==> run C <==
==> flow/design.v (excerpt) <==
module master_ahb(
  input  logic        clk_master,
  input  logic        rst_master,
  input  logic        HREADY,          
  input  logic [31:0] HRDATA,          
  input  logic [31:0] data_top,
  input  logic        write_top,       
  input  logic [3:0]  beat_length,     
  input  logic        enb,             
  input  logic [31:0] addr_top,
  input  logic        wrap_enb,        
  output logic [31:0] HADDR,
  output logic        HWRITE,
  output logic [2:0]  HSIZE,
  output logic [31:0] HWDATA,
  output logic [2:0]  HBURST,
  output logic [1:0]  HTRANS,
  output logic fifo_empty,
  output logic fifo_full
);
make LEC_CHECK=0 ABC_AREA=1 CAP_MARGIN=20 CELL_PAD_IN_SITES_DETAIL_PLACEMENT=2 CORE_MARGIN=5 CORE_UTILIZATION=20 MAX_ROUTING_LAYER=met4 PLACE_DENSITY_LB_ADDON=0.17 SETUP_SLACK_MARGIN=0.06 SLEW_MARGIN=10 TNS_END_PERCENT=100 finish   # period 2.93 ns
run.sh (not shown) runs the stock make flow with config.mk's settings and CLKGATE_MAP_FILE=.
==> run D: changes against run C <==
Settings changed: ABC_AREA 1 to not set, CAP_MARGIN 20 to 30, CELL_PAD_IN_SITES_DETAIL_PLACEMENT 2 to not set, CORE_MARGIN 5 to 2, CORE_UTILIZATION 20 to 59, CTS_CLUSTER_DIAMETER set to 160, CTS_CLUSTER_SIZE set to 24, GPL_ROUTABILITY_DRIVEN set to 0, MIN_ROUTING_LAYER set to met1, PLACE_DENSITY_LB_ADDON 0.17 to not set, SETUP_SLACK_MARGIN 0.06 to -0.01, SLEW_MARGIN 10 to 20, TNS_END_PERCENT 100 to 40.
==> flow/constraint.sdc (replaced) <==
create_clock -name core_clock -period 3.31 [get_ports {clk_master}]
set_input_delay 0.6620 -clock core_clock [delete_from_list [all_inputs] [get_ports {clk_master}]]
set_output_delay 0.6620 -clock core_clock [all_outputs]
set_load 0.01 [all_outputs]
==> run H: changes against run C <==
Settings changed: CELL_PAD_IN_SITES_DETAIL_PLACEMENT 2 to not set, CORE_MARGIN 5 to 2, CORE_UTILIZATION 20 to 40, GPL_ROUTABILITY_DRIVEN set to 0, MAX_ROUTING_LAYER met4 to not set, PLACE_DENSITY set to 0.6, PLACE_DENSITY_LB_ADDON 0.17 to not set, SETUP_SLACK_MARGIN 0.06 to not set, SLEW_MARGIN 10 to 20, TNS_END_PERCENT 100 to 60.
==> flow/constraint.sdc (replaced) <==
create_clock -name core_clock -period 5.0 [get_ports {clk_master}]
set_input_delay 1.0000 -clock core_clock [delete_from_list [all_inputs] [get_ports {clk_master}]]
set_output_delay 1.0000 -clock core_clock [all_outputs]
set_load 0.01 [all_outputs]
==> results <==
Run C finished with timing, DRC and antenna clean. Run H produced a clean layout. Run D completed with no timing, DRC or antenna violations.
Global-route usage: run C is lower than run D (20 points).
Critical path depth is the same in run H and run C.
Sequential share of layout area, lowest first: run C, run H, run D.
Against run H, the cell area of run D is smaller by 6.2%.
Synthesized cell count is the same in run H and run C.
In sequential cell count, run H and run C do not differ.
==> figures <==
Post-synthesis compound-gate area fraction: run H 14.59%; run C 14.59%; run D 11.08%
Cells after Synth: run H 3,606; run C 3,606; run D 2,178
Outcome: run H complete, no violations; run C complete, no violations; run D complete, no violations
WHS: run H 482.3 ps; run C 443.4 ps; run D 399.5 ps
Class of the most critical hold timing path: run H flip-flop to flip-flop; run C input port to asynchronous set/reset pin; run D input port to asynchronous set/reset pin
Routed wire length per instance: run H 18.82 um; run C 20.34 um; run D 27.96 um
#MultiIn Comb: run H 2,521; run C 2,521; run D 1,374
Adder Share, Synth: run H 0.6885%; run C 0.6885%; run D 0.7140%
Transition at the pin with the smallest max-transition slack: run H 1103 ps; run C 814.6 ps; run D 979.4 ps
Post-CTS Setup Inserts: run H 0; run C 2; run D 3
Tally of unique sky130hd cells used after synthesis: run H 43; run C 43; run D 76
Non-clock inverter count: run H 276; run C 276; run D 12
WL met2: run H 39,510 um; run C 55,100 um; run D 38,270 um

========
==> 08-25: inputs <==
==> flow/design.v <==
`timescale 1ns/1ps
module master_ahb(
  input  logic        clk_master,
  input  logic        rst_master,
  input  logic        HREADY,          
  input  logic [31:0] HRDATA,          
  input  logic [31:0] data_top,
  input  logic        write_top,       
  input  logic [3:0]  beat_length,     
  input  logic        enb,             
  input  logic [31:0] addr_top,
  input  logic        wrap_enb,        
  output logic [31:0] HADDR,
  output logic        HWRITE,
  output logic [2:0]  HSIZE,
  output logic [31:0] HWDATA,
  output logic [2:0]  HBURST,
  output logic [1:0]  HTRANS,
  output logic fifo_empty,
  output logic fifo_full
);
  typedef enum logic [2:0] {
    S_IDLE                = 3'b000,
    S_WRITE_ADDR          = 3'b001,
    S_WRITE_DATA          = 3'b010
  } state_t;
  state_t present_state, next_state;
  logic [31:0] addr_internal;
  logic [3:0]  count;         
  logic [3:0]  wr_ptr;
  logic [3:0]  rd_ptr;
  localparam int MEM_DEPTH = 16;
  logic [31:0] mem [0:MEM_DEPTH-1];
  logic next_HWRITE;
  logic [2:0] next_HSIZE;                
  logic [31:0] next_HWDATA;
  logic [2:0] next_HBURST;
  logic [1:0] next_HTRANS;
  logic [4:0] fifo_count;  
  logic push, pop;
  assign push = write_top && (fifo_count < MEM_DEPTH);
  assign pop  = (present_state == S_WRITE_DATA) && HREADY &&
                (HBURST == 3'b011 || HBURST == 3'b000) && (fifo_count > 0);
  assign fifo_empty = (fifo_count == 0);
  assign fifo_full  = (fifo_count >= MEM_DEPTH-1);  
  always_ff @(posedge clk_master or posedge rst_master) begin
    if (rst_master) begin
      wr_ptr        <= 4'd0;
      rd_ptr        <= 4'd0;
      addr_internal <= 32'h0;
      count         <= 4'd0;
      present_state <= S_IDLE;
      HWRITE        <= 1'b0;
      HSIZE         <= 3'b010;
      HWDATA        <= 32'h0;
      HBURST        <= 3'b000;
      HTRANS        <= 2'b00;
      fifo_count    <= 5'd0;
      for (int i = 0; i < MEM_DEPTH; i = i + 1) mem[i] <= 32'h0;
    end else begin
      if (push) begin
        mem[wr_ptr] <= data_top;
        wr_ptr <= wr_ptr + 1'b1;
      end
      if (pop) begin
        rd_ptr <= rd_ptr + 1'b1;
      end
      if (push && !pop)
        fifo_count <= fifo_count + 1'b1;
      else if (pop && !push)
        fifo_count <= fifo_count - 1'b1;
      present_state <= next_state;
      HWRITE <= next_HWRITE;
      HSIZE  <= next_HSIZE;
      HWDATA <= next_HWDATA;
      HBURST <= next_HBURST;
      HTRANS <= next_HTRANS;
      if (present_state == S_IDLE && next_state == S_WRITE_ADDR) begin
        addr_internal <= addr_top;
        count <= 4'd0;
      end
      if (present_state == S_WRITE_DATA && HREADY) begin
        if (HBURST == 3'b011) begin  
          count <= count + 1'b1;
          if (!wrap_enb) begin
            addr_internal <= addr_internal + 32'h4;
          end else begin
            if (addr_internal[3:0] == 4'hC)  
              addr_internal <= addr_internal - 32'hC;  
            else
              addr_internal <= addr_internal + 32'h4;
          end
        end else if (HBURST == 3'b000) begin  
          count <= 4'd0;  
        end
      end
    end
  end
  always_comb begin
    next_state    = present_state;
    next_HWRITE   = 1'b0;
    next_HSIZE    = 3'b010;
    next_HWDATA   = 32'h0;                 
    next_HBURST   = 3'b000;
    next_HTRANS   = 2'b00;
    case (present_state)
      S_IDLE: begin
        if (enb && HREADY && (fifo_count > 0)) begin
          if (beat_length == 1 && !wrap_enb) begin
            next_HWRITE = 1'b1;
            next_HBURST = 3'b000;  
            next_state = S_WRITE_ADDR;
          end else if (beat_length == 4) begin
            next_HWRITE = 1'b1;
            next_HBURST = 3'b011;  
            next_state = S_WRITE_ADDR;
          end
        end
      end
      S_WRITE_ADDR: begin
        next_HWRITE = 1'b1;
        next_HSIZE  = 3'b010;   
        next_HBURST = HBURST;   
        next_HTRANS = 2'b10;    
        next_state = S_WRITE_DATA;
      end
      S_WRITE_DATA: begin
        next_HWRITE = 1'b1;
        next_HSIZE  = 3'b010;
        next_HBURST = HBURST;   
        if (HBURST == 3'b000) begin
          if (fifo_count > 0)
            next_HWDATA = mem[rd_ptr];   
          else
            next_HWDATA = data_top;
          next_HTRANS = 2'b10;
          if (HREADY) next_state = S_IDLE;
        end
        else if (HBURST == 3'b011) begin
          if (fifo_count > 0) begin
            next_HWDATA = mem[rd_ptr];
          end else begin
            next_HWDATA = 32'h0;  
          end
          next_HTRANS = 2'b11;  
          if ((count == 4'd3) && HREADY) next_state = S_IDLE;
        end
      end
      default: next_state = S_IDLE;
    endcase
  end
  assign HADDR = addr_internal;
endmodule
==> flow/run.sh <==
#!/bin/bash
# the make line also repeats each setting of config.mk as NAME=value (left out here)
make -C /OpenROAD-flow-scripts/flow DESIGN_CONFIG=/design/flow/config.mk WORK_HOME=/design/flow/orfs CLKGATE_MAP_FILE= finish
==> flow/config.mk <==
export PLATFORM = sky130hd
export DESIGN_NAME = master_ahb
export DESIGN_NICKNAME = master_ahb
export VERILOG_FILES = /design/flow/design.v
export SDC_FILE = /design/flow/constraint.sdc
export NUM_CORES = 4
export LEC_CHECK = 0
export CAP_MARGIN = 0
export CELL_PAD_IN_SITES_DETAIL_PLACEMENT = 0
export CORE_MARGIN = 2
export CORE_UTILIZATION = 66
export MAX_ROUTING_LAYER = met5
export SETUP_SLACK_MARGIN = -0.12
export SLEW_MARGIN = 30
export TNS_END_PERCENT = 100
==> flow/constraint.sdc <==
create_clock -name core_clock -period 2.13 [get_ports {clk_master}]
set_input_delay 0.4260 -clock core_clock [delete_from_list [all_inputs] [get_ports {clk_master}]]
set_output_delay 0.4260 -clock core_clock [all_outputs]
set_load 0.01 [all_outputs]
==> inputs of 12-14, as changes to 08-25 <==
Settings changed: CAP_MARGIN 0 to 20, CORE_ASPECT_RATIO set to 0.88, CORE_UTILIZATION 66 to 72, CTS_CLUSTER_SIZE set to 36, PLACE_DENSITY_LB_ADDON set to 0.0, SETUP_SLACK_MARGIN -0.12 to unset.
==> flow/constraint.sdc (replaced) <==
create_clock -name core_clock -period 4.45 [get_ports {clk_master}]
set_input_delay 0.8900 -clock core_clock [delete_from_list [all_inputs] [get_ports {clk_master}]]
set_output_delay 0.8900 -clock core_clock [all_outputs]
set_load 0.01 [all_outputs]
==> summary of the runs <==
12-14 passed the timing, DRC and antenna checks. 08-25 produced a layout that fails on negative setup slack. Of 08-25 and 12-14, 08-25 has the higher cell count (gap about 11%, measured against 12-14). Die size: 12-14 is smaller than 08-25 (8.2%). In synthesized area, 12-14 and 08-25 do not differ. In 08-25 the sequential share of layout area is lower than in 12-14, by 5.1 points. Synthesized cell count is the same in 12-14 and 08-25.

========
==> try-tundra <==
// master_ahb: RTL as listed in full above, without the edits since
make LEC_CHECK=0 CAP_MARGIN=20 CORE_MARGIN=2 CORE_UTILIZATION=42 PLACE_DENSITY=0.6 SLEW_MARGIN=20 finish   # period 3.84 ns
==> try-fjord (differences from try-tundra) <==
Settings changed: CORE_UTILIZATION 42 to 71, PLACE_DENSITY 0.6 to unset.
==> flow/constraint.sdc (replaced) <==
create_clock -name core_clock -period 3.58 [get_ports {clk_master}]
set_input_delay 0.7160 -clock core_clock [delete_from_list [all_inputs] [get_ports {clk_master}]]
set_output_delay 0.7160 -clock core_clock [all_outputs]
set_load 0.01 [all_outputs]
==> try-maple (differences from try-tundra) <==
Settings changed: ABC_AREA set to 1, CELL_PAD_IN_SITES_GLOBAL_PLACEMENT set to 3, CORE_MARGIN 2 to 5, CORE_UTILIZATION 42 to 40, CTS_CLUSTER_SIZE set to 86, GPL_ROUTABILITY_DRIVEN set to 0, MIN_ROUTING_LAYER set to met2, PLACE_DENSITY 0.6 to unset, PLACE_DENSITY_LB_ADDON set to 0.04, TNS_END_PERCENT set to 85.
==> flow/constraint.sdc (replaced) <==
create_clock -name core_clock -period 3.79 [get_ports {clk_master}]
set_input_delay 0.7580 -clock core_clock [delete_from_list [all_inputs] [get_ports {clk_master}]]
set_output_delay 0.7580 -clock core_clock [all_outputs]
set_load 0.01 [all_outputs]
==> qor summary <==
Run status: try-tundra no timing/DRC/antenna violations; try-fjord no timing/DRC/antenna violations; try-maple no timing/DRC/antenna violations
Data required time at the worst endpoint: try-tundra 3070 ps; try-fjord 2860 ps; try-maple 3030 ps
Number of placement rows: try-tundra 93; try-fjord 71; try-maple 97
Worst setup slack for register-to-register paths: try-tundra 710 ps; try-fjord 390 ps; try-maple 820 ps
Logic share of the area: try-tundra 0.3573; try-fjord 0.3625; try-maple 0.3420
Number of placed cells counting well taps: try-tundra 3082; try-fjord 2739; try-maple 4561
Endpoint of the worst-slack reg-to-reg timing path: try-tundra HWDATA[29]$_DFF_PP0_; try-fjord HWDATA[16]$_DFF_PP0_; try-maple HWDATA[13]$_DFF_PP0_
Final cell area excluding filler cells: try-tundra 32270 sq um; try-fjord 31810 sq um; try-maple 33310 sq um
Post-layout total power: try-tundra 21110 uW; try-fjord 22690 uW; try-maple 26890 uW
Multiplexer area fraction after synthesis: try-tundra 0.2292; try-fjord 0.2292; try-maple 0
Worst Setup SP: try-tundra fifo_count[0]$_DFFE_PP0P_; try-fjord fifo_count[3]$_DFFE_PP0P_; try-maple fifo_count[1]$_DFFE_PP0P_
Crit-path max cell delay: try-tundra 560 ps; try-fjord 560 ps; try-maple 530 ps
Average vias per placed instance: try-tundra 6.013; try-fjord 7.071; try-maple 7.307
Adder-cell area share of the yosys netlist: try-tundra 0.007140; try-fjord 0.007140; try-maple 0.006885
Xor and xnor fraction of the mapped netlist area: try-tundra 0.004485; try-fjord 0.004485; try-maple 0.002780
Worst Hold End: try-tundra mem[0][31]$_DFFE_PP0P_; try-fjord mem[14][26]$_DFFE_PP0P_; try-maple mem[15][14]$_DFFE_PP0P_
Global routing usage on met1: try-tundra 0.3474; try-fjord 0.5369; try-maple 0
Proportion of power drawn by the clock network: try-tundra 0.308; try-fjord 0.296; try-maple 0.259
Pwr per Cell Area: try-tundra 654.3 nW/um^2; try-fjord 713.2 nW/um^2; try-maple 807.2 nW/um^2
Horiz. Die Dim: try-tundra 259.1 um; try-fjord 200.2 um; try-maple 276.2 um
Synthesis area per yosys: try-tundra 27340 sq um; try-fjord 27340 sq um; try-maple 28350 sq um
Tap cells: try-tundra 855; try-fjord 511; try-maple 940

========
==> xenon <==
Starts from the design.v that is shown in full above.
==> flow/config.mk <==
export PLATFORM = sky130hd
export DESIGN_NAME = master_ahb
export DESIGN_NICKNAME = master_ahb
export VERILOG_FILES = /design/flow/design.v
export SDC_FILE = /design/flow/constraint.sdc
export NUM_CORES = 4
export LEC_CHECK = 0
export ABC_AREA = 1
export CAP_MARGIN = 20
export CELL_PAD_IN_SITES_GLOBAL_PLACEMENT = 3
export CORE_MARGIN = 5
export CORE_UTILIZATION = 40
export CTS_CLUSTER_SIZE = 86
export GPL_ROUTABILITY_DRIVEN = 1
export GPL_TIMING_DRIVEN = 0
export HOLD_SLACK_MARGIN = 0.02
export MIN_ROUTING_LAYER = met2
export PLACE_DENSITY_LB_ADDON = 0.14
export SETUP_SLACK_MARGIN = 0.64
export SLEW_MARGIN = 20
export TNS_END_PERCENT = 85
==> flow/constraint.sdc <==
create_clock -name core_clock -period 3.79 [get_ports {clk_master}]
set_input_delay 0.7580 -clock core_clock [delete_from_list [all_inputs] [get_ports {clk_master}]]
set_output_delay 0.7580 -clock core_clock [all_outputs]
set_load 0.01 [all_outputs]
==> inputs of garnet, as changes to xenon <==
CAP_MARGIN = 30   (was 20)
CELL_PAD_IN_SITES_DETAIL_PLACEMENT = 2   (was default)
CORE_UTILIZATION = 20   (was 40)
CTS_CLUSTER_SIZE = default   (was 86)
GPL_ROUTABILITY_DRIVEN = default   (was 1)
HOLD_SLACK_MARGIN = 0.29   (was 0.02)
MAX_ROUTING_LAYER = met4   (was default)
MIN_ROUTING_LAYER = default   (was met2)
PLACE_DENSITY_LB_ADDON = 0.07   (was 0.14)
SETUP_SLACK_MARGIN = 0.06   (was 0.64)
SLEW_MARGIN = 10   (was 20)
TNS_END_PERCENT = 25   (was 85)
==> flow/constraint.sdc (replaced) <==
create_clock -name core_clock -period 2.93 [get_ports {clk_master}]
set_input_delay 0.5860 -clock core_clock [delete_from_list [all_inputs] [get_ports {clk_master}]]
set_output_delay 0.5860 -clock core_clock [all_outputs]
set_load 0.01 [all_outputs]
==> inputs of quartz, as changes to xenon <==
ABC_AREA = default   (was 1)
CELL_PAD_IN_SITES_GLOBAL_PLACEMENT = default   (was 3)
CORE_MARGIN = 2   (was 5)
CORE_UTILIZATION = 66   (was 40)
CTS_CLUSTER_SIZE = 46   (was 86)
GPL_ROUTABILITY_DRIVEN = default   (was 1)
GPL_TIMING_DRIVEN = default   (was 0)
HOLD_SLACK_MARGIN = default   (was 0.02)
MIN_ROUTING_LAYER = default   (was met2)
PLACE_DENSITY_LB_ADDON = default   (was 0.14)
SETUP_SLACK_MARGIN = 0.68   (was 0.64)
TNS_END_PERCENT = default   (was 85)
==> flow/constraint.sdc (replaced) <==
create_clock -name core_clock -period 2.59 [get_ports {clk_master}]
set_input_delay 0.5180 -clock core_clock [delete_from_list [all_inputs] [get_ports {clk_master}]]
set_output_delay 0.5180 -clock core_clock [all_outputs]
set_load 0.01 [all_outputs]
==> results <==
In garnet the critical path depth is lower than in xenon, by 4.
Hold slack: garnet is better than xenon (14 ps).
Combinational power: quartz < xenon < garnet.
The highest sequential share of layout area belongs to xenon, the lowest to garnet.
In area after synthesis, xenon and garnet do not differ.
Core utilization, lowest first: garnet, xenon, quartz.
Total power: garnet is higher than xenon (about 34%).
quartz completed, yet does not pass: negative setup slack. xenon went through all stages and came out clean. garnet finished with timing, DRC and antenna clean.
The lowest setup slack belongs to quartz, the highest to xenon.
Sequential power: quartz is higher than garnet (about 10%).
==> figures <==
Setup TNS Final: xenon 0 ps; quartz -254 ps; garnet 0 ps
Tightest Hold Check Type: xenon in -> async; quartz in -> async; garnet reg -> reg
Post-layout total power: xenon 28600 uW; quartz 32400 uW; garnet 38400 uW
Synthesized chip area reported by yosys: xenon 28400 sq um; quartz 27300 sq um; garnet 28400 sq um
Summed area of non-filler cells in the final layout: xenon 34100 sq um; quartz 35000 sq um; garnet 36300 sq um
Worst reg2reg path depth: xenon 13; quartz 13; garnet 9
Utilization of the core after routing: xenon 0.486; quartz 0.858; garnet 0.257
Post-Synthesis Mean Instance Area: xenon 7.86 sq um; quartz 12.6 sq um; garnet 7.86 sq um
Status: xenon complete, no violations; quartz finished with violations; garnet complete, no violations
Reasons for failing layout checks: xenon -; quartz negative setup slack; garnet -
Simple-Gate Area Share: xenon 0.242; quartz 0.0677; garnet 0.242
Starting density of the core: xenon 0.404; quartz 0.670; garnet 0.201
Initial antenna violation count: xenon 0; quartz 3; garnet 20
Well-Tap Cells: xenon 940; quartz 532; garnet 1890
Met1 usage: xenon 0; quartz 0.546; garnet 0.304
Sequential cell area share: xenon 0.440; quartz 0.430; garnet 0.413
Clock share of power: xenon 0.260; quartz 0.266; garnet 0.278
Gates resized, CTS repair: xenon 11; quartz 309; garnet 40
Total length of routed met2 wires: xenon 57.7 mm; quartz 41.3 mm; garnet 77.0 mm
Post-Synthesis Cell Area: xenon 28400 sq um; quartz 27300 sq um; garnet 28400 sq um
Critical path launch point: xenon rd_ptr[0]; quartz fifo_count[4]; garnet fifo_count[4]
Power and IR drop assume default switching activity.
